==> juniper: inputs <==
## ellipse_generator
module ellipse_generator
#(
parameter  int  BITS_RES            = 12,             
parameter  int  BITS_RAD            = BITS_RES - 1,   
parameter  bit  USE_ALTERA_IP       = 0               
)
(
  input logic                        clk,               
  input logic                        reset,             
  input logic                        enable,            
  input logic                        run,               
  input logic         [1:0]          quadrant,          
  input logic                        ellipse_filled,    
  input logic  signed [BITS_RES-1:0] Xc,                
  input logic  signed [BITS_RES-1:0] Yc,                
  input logic  signed [BITS_RES-1:0] Xr,                
  input logic  signed [BITS_RES-1:0] Yr,                
  input logic                        ena_pause,         
  output logic                       busy,              
  output logic signed [BITS_RES:0]   X_coord,           
  output logic signed [BITS_RES:0]   Y_coord,           
  output logic                       pixel_data_rdy,    
  output logic                       ellipse_complete   
);
==> flow/config.mk <==
export PLATFORM = sky130hd
export DESIGN_NAME = ellipse_generator
export DESIGN_NICKNAME = ellipse_generator
export VERILOG_FILES = /design/flow/design.v
export SDC_FILE = /design/flow/constraint.sdc
export NUM_CORES = 4
export LEC_CHECK = 0
export CAP_MARGIN = 20
export CORE_MARGIN = 2
export CORE_UTILIZATION = 72
export CTS_CLUSTER_DIAMETER = 26
export HOLD_SLACK_MARGIN = -0.1
export MAX_ROUTING_LAYER = met4
export PLACE_DENSITY_LB_ADDON = 0.01
export SETUP_SLACK_MARGIN = 2.48
export SLEW_MARGIN = 20
export TNS_END_PERCENT = 5
==> flow/constraint.sdc <==
create_clock -name core_clock -period 8.31 [get_ports {clk}]
set_input_delay 1.6620 -clock core_clock [delete_from_list [all_inputs] [get_ports {clk}]]
set_output_delay 1.6620 -clock core_clock [all_outputs]
set_load 0.01 [all_outputs]
run.sh (not shown) runs the stock make flow with config.mk's settings and CLKGATE_MAP_FILE=.
==> inputs of sierra, as changes to juniper <==
Settings changed: ABC_AREA set to 1, CTS_CLUSTER_DIAMETER 26 to not set, HOLD_SLACK_MARGIN -0.1 to not set, MAX_ROUTING_LAYER met4 to not set, PLACE_DENSITY_LB_ADDON 0.01 to not set, SETUP_SLACK_MARGIN 2.48 to not set, TNS_END_PERCENT 5 to not set.
==> flow/constraint.sdc (replaced) <==
create_clock -name core_clock -period 5.21 [get_ports {clk}]
set_input_delay 1.0420 -clock core_clock [delete_from_list [all_inputs] [get_ports {clk}]]
set_output_delay 1.0420 -clock core_clock [all_outputs]
set_load 0.01 [all_outputs]
==> comparison table <==
| metric | juniper | sierra |
|---|---|---|
| Outcome | finished clean | stopped before the end |
| Failing step | - | 5_1_grt |
| Area fraction in mux cells | 1.512% | 0.02736% |
| Row count | 82 | 87 |
| Cell count after placement | 5,037 | 7,308 |
| Fraction of the yosys area taken by sequential cells | 22.55% | 20.22% |
| Hpwl dp | 81,860 µm | 124,800 µm |
| Pre-CTS worst setup slack | 763.4 ps | -662.3 ps |
| Post-CTS setup-driven buffer insertion count | 14 | 57 |
| Combined area of all synthesized cells | 0.03690 mm² | 0.04116 mm² |
| Number of buffers inserted during clock tree synthesis | 102 | 38 |
| Floorplan Core Area | 0.05038 mm² | 0.05650 mm² |
| Compound Share, Synth | 21.40% | 15.42% |
| Mapped Nets | 5,117 | 6,766 |
| Summed standard-cell area reported by yosys | 0.03690 mm² | 0.04116 mm² |
| Distinct lib cells used | 109 | 68 |
| Number of cell instances after yosys synthesis | 4,462 | 6,111 |
| Final weighted congestion in routability-driven placement | 0.9819 | 1.106 |
| Syn Inst Count | 4,462 | 6,111 |
| CTS H-Tree Depth | 3 | 2 |
| Number of resized instances in the post-cts repair step | 40 | 408 |
| Fa+ha+maj area frac | 24.60% | 22.06% |
| Synthesized area per cell | 8.271 µm² | 6.736 µm² |
| Horizontal die size | 230.4 µm | 243.1 µm |
| Starting Density | 73.26% | 72.86% |
| Total placed instance area | 0.03804 mm² | 0.04637 mm² |
| Synthesized-area fraction occupied by and/or/nand/nor cells | 17.05% | 28.02% |

* * *

==> inputs of raven <==
==> flow/design.v <==
module ellipse_generator
#(
parameter  int  BITS_RES            = 12,             
parameter  int  BITS_RAD            = BITS_RES - 1,   
parameter  bit  USE_ALTERA_IP       = 0               
)
(
  input logic                        clk,               
  input logic                        reset,             
  input logic                        enable,            
  input logic                        run,               
  input logic         [1:0]          quadrant,          
  input logic                        ellipse_filled,    
  input logic  signed [BITS_RES-1:0] Xc,                
  input logic  signed [BITS_RES-1:0] Yc,                
  input logic  signed [BITS_RES-1:0] Xr,                
  input logic  signed [BITS_RES-1:0] Yr,                
  input logic                        ena_pause,         
  output logic                       busy,              
  output logic signed [BITS_RES:0]   X_coord,           
  output logic signed [BITS_RES:0]   Y_coord,           
  output logic                       pixel_data_rdy,    
  output logic                       ellipse_complete   
);
logic               draw_line ;
logic        [1:0]  quadrant_latch ;     
logic        [3:0]  sub_function ;     
logic               inv ;     
logic               draw_flat ;     
logic               filled ;     
logic signed   [BITS_RES-1:0]   x ;     
logic signed   [BITS_RES-1:0]   y ;     
logic signed   [BITS_RES-1:0]   xcr ;     
logic signed   [BITS_RES-1:0]   ycr ;     
logic signed   [BITS_RES-1:0]   xrr ;     
logic signed   [BITS_RES-1:0]   yrr ;     
logic signed   [BITS_RAD*3+1:0] p ;     
logic signed   [BITS_RAD*3+1:0] px ;     
logic signed   [BITS_RAD*3+1:0] py ;     
logic unsigned [BITS_RAD*2-1:0] rx2 ;     
logic unsigned [BITS_RAD*2-1:0] ry2 ;     
logic unsigned [BITS_RAD*1-1:0] alu_mult_a ;  
logic unsigned [BITS_RAD*2-1:0] alu_mult_b ;  
logic unsigned [BITS_RAD*3-1:0] alu_mult_y     ;  
logic               pixel_data_rdy_int ;     
logic               busy_int ;     
logic               ena_process ;     
logic               freeze ;     
     always_ff @(posedge clk) if (ena_process) alu_mult_y <= alu_mult_a * alu_mult_b ;
always_comb begin
   pixel_data_rdy = pixel_data_rdy_int && !ena_pause ;  
   busy           = busy_int || run ;                   
   ena_process    = enable && !(ena_pause && pixel_data_rdy_int);
end
always_ff @( posedge clk or posedge reset ) begin
   if ( reset ) begin
      draw_line          <= 1'b0  ;
      pixel_data_rdy_int <= 1'b0  ;
      busy_int           <= 1'b0  ;
      ellipse_complete   <= 1'b0  ;
      quadrant_latch     <= 2'b0  ;
      sub_function       <= 4'd0  ;  
      x                  <= 0 ;
      y                  <= 0 ;
      xcr                <= 0 ;
      ycr                <= 0 ;
      xrr                <= 0 ;
      yrr                <= 0 ;
      p                  <= 0 ;
      rx2                <= 0 ;
      ry2                <= 0 ;
      px                 <= 0 ;
      py                 <= 0 ;
      inv                <= 1'b0 ;       
      draw_flat          <= 1'b0 ;
      filled             <= 1'b0 ;
      freeze             <= 1'b0 ;
      X_coord            <= (BITS_RES)'(0);
      Y_coord            <= (BITS_RES)'(0);
      alu_mult_a         <= (BITS_RAD*1)'(0);
      alu_mult_b         <= (BITS_RAD*2)'(0);
   end
   else if ( ena_process  ) begin 
if (!freeze) begin
  if (inv==0) begin
    case ( quadrant_latch )
      4'd0 : begin
             X_coord    <=  xcr + x;
             Y_coord    <=  ycr + y;
             end
      4'd1 : begin
             X_coord    <=  xcr - x;
             Y_coord    <=  ycr + y;
             end
      4'd2 : begin
             X_coord    <=  xcr + x;
             Y_coord    <=  ycr - y;
             end
      4'd3 : begin
             X_coord    <=  xcr - x;
             Y_coord    <=  ycr - y;
             end
      endcase
  end else begin
  case ( quadrant_latch )
      4'd0 : begin
             Y_coord    <=  xcr + x;
             X_coord    <=  ycr + y;
             end
      4'd1 : begin
             Y_coord    <=  xcr + x;
             X_coord    <=  ycr - y;
             end
      4'd2 : begin
             Y_coord    <=  xcr - x;
             X_coord    <=  ycr + y;
             end
      4'd3 : begin
             Y_coord    <=  xcr - x;
             X_coord    <=  ycr - y;
             end
      endcase
  end
end else begin   
  if (((X_coord==xcr)&& !inv) || ((X_coord==ycr)&& inv) )  freeze     <= 1'b0;            
  if (((X_coord>xcr)&& !inv)  || ((X_coord>ycr)&& inv)  )  X_coord    <= X_coord - 1'b1;  
  if (((X_coord<xcr)&& !inv)  || ((X_coord<ycr)&& inv)  )  X_coord    <= X_coord + 1'b1;  
end
casez ( sub_function )
    4'd0 : begin  
      if ( run ) begin   
         quadrant_latch <= quadrant ;  
         if ( ( Xr == 0 ) && ( Yr == 0 ) ) begin  
            x                  <= 0    ;  
            y                  <= 0    ;  
            pixel_data_rdy_int <= 1'b0  ;  
            ellipse_complete   <= 1'b0  ;  
            sub_function       <= 4'd9  ;  
            draw_line          <= 1'b1  ;  
            busy_int           <= 1'b1  ;  
            xcr       <= Xc ;  
            ycr       <= Yc ;
            xrr       <= 0 ;
            yrr       <= 0 ;
            inv       <= 1'b0 ;
            draw_flat <= 1'b0 ;
            freeze    <= 1'b0 ;
         end
         else begin  
            sub_function       <= sub_function + 1'd1  ;  
            draw_line          <= 1'b1  ;  
            busy_int           <= 1'b1  ;  
            pixel_data_rdy_int <= 1'b0  ;  
            ellipse_complete   <= 1'b0  ;  
            xcr       <= Xc ;  
            ycr       <= Yc ;
            xrr       <= Xr ;
            yrr       <= Yr ;
            inv       <= 1'b0 ;
            draw_flat <= 1'b0 ;
            filled    <= ellipse_filled ;
            freeze    <= 1'b0 ;
         end  
      end  
    end  
    4'd1 : begin  
     alu_mult_a[BITS_RAD*1-1:0]          <= xrr[BITS_RAD-1:0] ;
     alu_mult_b[BITS_RAD*1-1:0]          <= xrr[BITS_RAD-1:0] ;
     alu_mult_b[BITS_RAD*2-1:BITS_RAD*1] <= 0     ;
     x                                   <= 0     ;
     y                                   <= yrr   ;
     draw_flat                           <= 1'b0  ;
     p                                   <= 0     ;
     sub_function                        <= sub_function + 1'd1  ;  
    end
    4'd2 : begin  
     alu_mult_a[BITS_RAD*1-1:0]          <= yrr[BITS_RAD-1:0] ;
     alu_mult_b[BITS_RAD*1-1:0]          <= yrr[BITS_RAD-1:0] ;
     alu_mult_b[BITS_RAD*2-1:BITS_RAD*1] <= 0     ;
     sub_function                        <= sub_function + 1'd1  ;  
    end
    4'd3 : begin  
     rx2[BITS_RAD*2-1:0]                <= alu_mult_y[BITS_RAD*2-1:0] ;  
     alu_mult_a[BITS_RAD*1-1:0]          <= yrr[BITS_RAD-1:0] ;
     alu_mult_b[BITS_RAD*2-1:0]          <= alu_mult_y[BITS_RAD*2-1:0] ;
     ry2                                 <= (BITS_RAD*2)'((alu_mult_y[BITS_RAD*2-1:0] + 2) >> 2) ;  
     px                                  <= 0     ;                                  
     sub_function                        <= sub_function + 1'd1  ;                   
    end
    4'd4 : begin  
     px                                 <= px + ry2 ;  
     ry2[BITS_RAD*2-1:0]                <= alu_mult_y[BITS_RAD*2-1:0] ;  
     sub_function                       <= sub_function + 1'd1  ;  
    end
    4'd5 : begin  
     px                                 <= px + ry2 - alu_mult_y[BITS_RAD*3-1:0] ;  
     py                                 <= (alu_mult_y[((BITS_RAD)*3-1):0]) << 1 ;  
     sub_function                       <= sub_function + 1'd1  ;  
    end
    4'd6 : begin  
     p                                  <= px  ;  
     px                                 <= 0;
              if (xrr<2) sub_function   <= sub_function + 2'd2  ;  
              else       sub_function   <= sub_function + 1'd1  ;  
    end
    4'd7 : begin  
  if (!freeze) begin
       if (px <= py) begin   
                     pixel_data_rdy_int <= 1'b1  ;  
		             x                  <= x + 1'd1 ;
		             px                 <= px + (ry2<<1);
                     if (inv && filled) freeze <= 1'b1;    
		             if (p <= 0) begin
	                             p  <= p + ry2 + (px + (ry2<<1)) ;
		                         end else begin
		                         if (!inv && filled)  freeze <= 1'b1;      
                                 y  <= y - 1'd1;
                                 py <= py - (rx2<<1);
                                 p  <= p + ry2 + (px + (ry2<<1)) - (py - (rx2<<1)) ;
                                 end
       end else begin  
          pixel_data_rdy_int <= 1'b0  ;                 
          sub_function       <= sub_function + 1'd1  ;  
       end
   end  
    end  
    4'd8 : begin  
if (!freeze) begin
if (((y<2) || draw_flat) && x <= xrr ) begin  
    draw_flat          <= 1'b1 ;       
    y                  <= 0        ;   
              if (draw_flat) begin               
              pixel_data_rdy_int <= 1'b1  ;      
              x                  <= x + 1'd1 ;   
              end
    end else begin
          if (inv) begin
                   pixel_data_rdy_int <= 1'b0  ;  
                   sub_function       <= 4'd0  ;  
                   inv                <= 1'b0  ;  
                   draw_line          <= 1'b0  ;  
                   ellipse_complete   <= 1'b1  ;
                   busy_int           <= 1'b0  ;  
          end else begin
                   pixel_data_rdy_int <= 1'b0  ;  
                   sub_function       <= 4'd1  ;  
                   inv                <= 1'b1  ;  
                   xcr                <= ycr   ;  
                   ycr                <= xcr   ;
                   xrr                <= yrr   ;  
                   yrr                <= xrr   ;
          end
     end  
    end  
    end  
    4'd9 : begin  
            pixel_data_rdy_int <= 1'b1                 ;  
            sub_function       <= sub_function + 1'd1  ;  
    end
    default : begin                 
    sub_function       <= 4'd0  ;   
    draw_line          <= 1'b0  ;   
    pixel_data_rdy_int <= 1'b0  ;  
    sub_function       <= 4'd0  ;  
    ellipse_complete   <= 1'b1  ;
    busy_int           <= 1'b0  ;  
    end
  endcase  
      if (!draw_line && !run ) begin
         pixel_data_rdy_int <= 1'b0 ;  
         ellipse_complete   <= 1'b0 ;  
         busy_int           <= 1'b0 ;  
      end
   end  
end
endmodule
==> flow/run.sh <==
#!/bin/bash
# the make line also repeats each setting of config.mk as NAME=value (left out here)
make -C /OpenROAD-flow-scripts/flow DESIGN_CONFIG=/design/flow/config.mk WORK_HOME=/design/flow/orfs CLKGATE_MAP_FILE= finish
==> flow/config.mk <==
export PLATFORM = sky130hd
export DESIGN_NAME = ellipse_generator
export DESIGN_NICKNAME = ellipse_generator
export VERILOG_FILES = /design/flow/design.v
export SDC_FILE = /design/flow/constraint.sdc
export NUM_CORES = 4
export LEC_CHECK = 0
export CAP_MARGIN = 30
export CELL_PAD_IN_SITES_GLOBAL_PLACEMENT = 0
export CORE_ASPECT_RATIO = 1.77
export CORE_MARGIN = 6
export CORE_UTILIZATION = 72
export CTS_CLUSTER_DIAMETER = 96
export GPL_ROUTABILITY_DRIVEN = 1
export MIN_ROUTING_LAYER = met1
export PLACE_DENSITY_LB_ADDON = 0.23
export SETUP_SLACK_MARGIN = 0.59
export SLEW_MARGIN = 0
export TNS_END_PERCENT = 100
==> flow/constraint.sdc <==
create_clock -name core_clock -period 7.32 [get_ports {clk}]
set_input_delay 1.4640 -clock core_clock [delete_from_list [all_inputs] [get_ports {clk}]]
set_output_delay 1.4640 -clock core_clock [all_outputs]
set_load 0.01 [all_outputs]
==> inputs of onyx, as changes to raven <==
==> flow/config.mk (replaced) <==
export PLATFORM = sky130hd
export DESIGN_NAME = ellipse_generator
export DESIGN_NICKNAME = ellipse_generator
export VERILOG_FILES = /design/flow/design.v
export SDC_FILE = /design/flow/constraint.sdc
export NUM_CORES = 4
export LEC_CHECK = 0
export CAP_MARGIN = 20
export CORE_MARGIN = 4
export CORE_UTILIZATION = 23
export CTS_CLUSTER_DIAMETER = 306
export GPL_TIMING_DRIVEN = 1
export MAX_ROUTING_LAYER = met5
export SLEW_MARGIN = 20
==> flow/constraint.sdc (replaced) <==
create_clock -name core_clock -period 7.5 [get_ports {clk}]
set_input_delay 1.5000 -clock core_clock [delete_from_list [all_inputs] [get_ports {clk}]]
set_output_delay 1.5000 -clock core_clock [all_outputs]
set_load 0.01 [all_outputs]
==> ci_impl_report.md <==
### Flow metrics

| Metric | Value |
|---|---|
| Area Overhead vs Synth | 12.21% |
| CTS resizes | 0 |
| Status | timing/DRC/antenna clean |
| Tool warnings | 54 |
| Die Ht | 408.6 µm |
| R2R setup slack | 0.30 ns |
| Skew-Pair Late Insertion Delay | 0.59 ns |
| Post-Route WL | 114.3 mm |
| Final Cell Area | 41,410 µm² |
The numbers above come from onyx.

==> ci_impl_report.md <==
### Flow metrics

| Metric | Value |
|---|---|
| Status | timing/DRC/antenna clean |
| CTS resizes | 55 |
| Tool warnings | 59 |
| R2R setup slack | 0.32 ns |
| Post-Route WL | 118.3 mm |
| Die Ht | 313.2 µm |
| Final Cell Area | 40,600 µm² |
| Fin util | 0.8089 |
| Area Overhead vs Synth | 10.01% |
The numbers above come from raven.

